v7:
Design AuctionSearch, start of the top module:
module AuctionSearch(
  input         clock,
  input         reset,
  output        io_rewardIn_0_ready,
  input         io_rewardIn_0_valid,
  input  [7:0]  io_rewardIn_0_reward,
  input  [10:0] io_rewardIn_0_idx,
  input         io_rewardIn_0_last,
  output [10:0] io_agentIdx_0,
  input  [7:0]  io_price_0,
  output        io_rewardIn_1_ready,
  input         io_rewardIn_1_valid,
  input  [7:0]  io_rewardIn_1_reward,
  input  [10:0] io_rewardIn_1_idx,
  output [10:0] io_agentIdx_1,
  input  [7:0]  io_price_1,
  output        io_rewardIn_2_ready,
  input         io_rewardIn_2_valid,
  input  [7:0]  io_rewardIn_2_reward,
  input  [10:0] io_rewardIn_2_idx,
  output [10:0] io_agentIdx_2,
  input  [7:0]  io_price_2,
  output        io_rewardIn_3_ready,
  input         io_rewardIn_3_valid,
  input  [7:0]  io_rewardIn_3_reward,
  input  [10:0] io_rewardIn_3_idx,
  output [10:0] io_agentIdx_3,
  input  [7:0]  io_price_3,
  output        io_rewardIn_4_ready,
  input         io_rewardIn_4_valid,
  input  [7:0]  io_rewardIn_4_reward,
  input  [10:0] io_rewardIn_4_idx,
  output [10:0] io_agentIdx_4,
  ...
make LEC_CHECK=0 CAP_MARGIN=0 CORE_MARGIN=2 CORE_UTILIZATION=70 CTS_CLUSTER_SIZE=18 GPL_ROUTABILITY_DRIVEN=1 MAX_ROUTING_LAYER=met4 MIN_ROUTING_LAYER=met1 SETUP_SLACK_MARGIN=0.51 SLEW_MARGIN=20 TNS_END_PERCENT=70 finish   # period 3.41 ns
run.sh (not shown) runs the stock make flow with config.mk's settings and CLKGATE_MAP_FILE=.
v7 had finished all stages when the layout checks came back failing, citing negative setup slack.
Modified inputs, v47 compared to v7
Settings: TNS_END_PERCENT no longer set, was 70; MIN_ROUTING_LAYER no longer set, was met1; MAX_ROUTING_LAYER no longer set, was met4; CTS_CLUSTER_SIZE no longer set, was 18; CAP_MARGIN now 20, was 0; GPL_ROUTABILITY_DRIVEN no longer set, was 1; SETUP_SLACK_MARGIN no longer set, was 0.51; CORE_UTILIZATION now 71, was 70; the clock period (ns, I/O delays scaled along) now 3.2, was 3.41.
Notes after the runs:
In v47 the implementation ran to completion but is not tape-out ready, as the final checks report negative setup slack. Final-layout fill cell count, v47 and v7: lower on v47. Sequential share of layout area essentially unchanged between v47 and v7. Higher number of clock buffers inserted by TritonCTS goes to v7 over v47.
Inputs modified between v47 and v48:
Settings: PLACE_DENSITY: unset -> 0.79; CORE_UTILIZATION: 71 -> 72; TNS_END_PERCENT: unset -> 5; the clock period (ns, I/O delays scaled along): 3.2 -> 3.25.
## What came out
- v48: complete, dirty (negative setup slack)
- v47 -> v48: fraction of standard cell area in multi-input logic flat
- Looking at sequential share of layout area, v48 sits 0.89 points above v47.
- Going from v47 to v48, relative contribution of combinational cells to total power shrinks by 1.5 points.
- In the metrics for v47 and v48, the one carrying the lower total design power is v48.
- Against v47, detailed route wirelength on metal2 in v48 fell by a few percent.
- | pin count of the biggest net entering global routing | lower: v47 |
- When v48 is set beside v47, its quantity of gates resized following cts turns out to be 62% smaller.
- Compared to v47, v48 shows a narrower setup margin.
- Diff v47 and v48: actual slew at the worst max-slew pin higher in v47
- v48: count of buffering cells on the critical path with inverters included is 3 lower than what v47 reported.

========
Starting RTL as in the previous note.
Design AuctionSearch, start of the top module:
module AuctionSearch(
  input         clock,
  input         reset,
  output        io_rewardIn_0_ready,
  input         io_rewardIn_0_valid,
  input  [7:0]  io_rewardIn_0_reward,
  input  [10:0] io_rewardIn_0_idx,
  input         io_rewardIn_0_last,
  output [10:0] io_agentIdx_0,
  input  [7:0]  io_price_0,
  output        io_rewardIn_1_ready,
  input         io_rewardIn_1_valid,
  input  [7:0]  io_rewardIn_1_reward,
  input  [10:0] io_rewardIn_1_idx,
  output [10:0] io_agentIdx_1,
  input  [7:0]  io_price_1,
  output        io_rewardIn_2_ready,
  input         io_rewardIn_2_valid,
  input  [7:0]  io_rewardIn_2_reward,
  input  [10:0] io_rewardIn_2_idx,
  output [10:0] io_agentIdx_2,
  input  [7:0]  io_price_2,
  output        io_rewardIn_3_ready,
  input         io_rewardIn_3_valid,
  input  [7:0]  io_rewardIn_3_reward,
  input  [10:0] io_rewardIn_3_idx,
  output [10:0] io_agentIdx_3,
  input  [7:0]  io_price_3,
  output        io_rewardIn_4_ready,
  input         io_rewardIn_4_valid,
  input  [7:0]  io_rewardIn_4_reward,
  input  [10:0] io_rewardIn_4_idx,
  output [10:0] io_agentIdx_4,
  input  [7:0]  io_price_4,
  output        io_rewardIn_5_ready,
  input         io_rewardIn_5_valid,
  input  [7:0]  io_rewardIn_5_reward,
  input  [10:0] io_rewardIn_5_idx,
  output [10:0] io_agentIdx_5,
  input  [7:0]  io_price_5,
  output        io_rewardIn_6_ready,
  input         io_rewardIn_6_valid,
  input  [7:0]  io_rewardIn_6_reward,
  input  [10:0] io_rewardIn_6_idx,
  output [10:0] io_agentIdx_6,
  input  [7:0]  io_price_6,
  output        io_rewardIn_7_ready,
  input         io_rewardIn_7_valid,
  input  [7:0]  io_rewardIn_7_reward,
  input  [10:0] io_rewardIn_7_idx,
  output [10:0] io_agentIdx_7,
  input  [7:0]  io_price_7,
  input         io_resultOut_ready,
  output        io_resultOut_valid,
  output [10:0] io_resultOut_winner,
  output [7:0]  io_resultOut_bid
);
clock: 2.15 ns
lec_check: 0
abc_area: 1
cap_margin: 20
core_aspect_ratio: 0.9
core_margin: 2
core_utilization: 72
cts_cluster_diameter: 249
cts_cluster_size: 100
max_routing_layer: met4
place_density_lb_addon: 0.02
setup_slack_margin: 0.18
slew_margin: 20
The first run aborted during global routing (5_1_grt) with ODB-0269.
Change:
- ABC_AREA: 1 -> not set
- CORE_ASPECT_RATIO: 0.9 -> not set
- CORE_UTILIZATION: 72 -> 21
- CTS_CLUSTER_DIAMETER: 249 -> not set
- CTS_CLUSTER_SIZE: 100 -> not set
- MAX_ROUTING_LAYER: met4 -> not set
- PLACE_DENSITY: not set -> 0.6
- PLACE_DENSITY_LB_ADDON: 0.02 -> not set
- SETUP_SLACK_MARGIN: 0.18 -> not set
- clock period: 2.15 -> 4.52 ns (I/O delays scaled with it)
Outcome:
- Now the flow completed with no timing, DRC or antenna violations
- synthesized cell count falls by 16%
- die area rises to 3.2 times its value
- synthesized area falls by about 5.6%
Change:
- CORE_UTILIZATION: 21 -> 71
- PLACE_DENSITY: 0.6 -> not set
- SETUP_SLACK_MARGIN: not set -> 0.64
- clock period: 4.52 -> 2.11 ns (I/O delays scaled with it)
Outcome: The new run did not get past global routing (5_1_grt) with GRT-0116; area after synthesis does not change; synthesized cell count stays the same; die area fell by 70%.
Change:
- CORE_UTILIZATION: 71 -> 40
- PLACE_DENSITY: not set -> 0.6
- SETUP_SLACK_MARGIN: 0.64 -> not set
- clock period: 2.11 -> 3.67 ns (I/O delays scaled with it)
After rerunning:
- The changed run finished clean
- die area increases by 76%
- synthesized area is unchanged
- synthesized cell count does not change
Power and IR drop assume default switching activity.
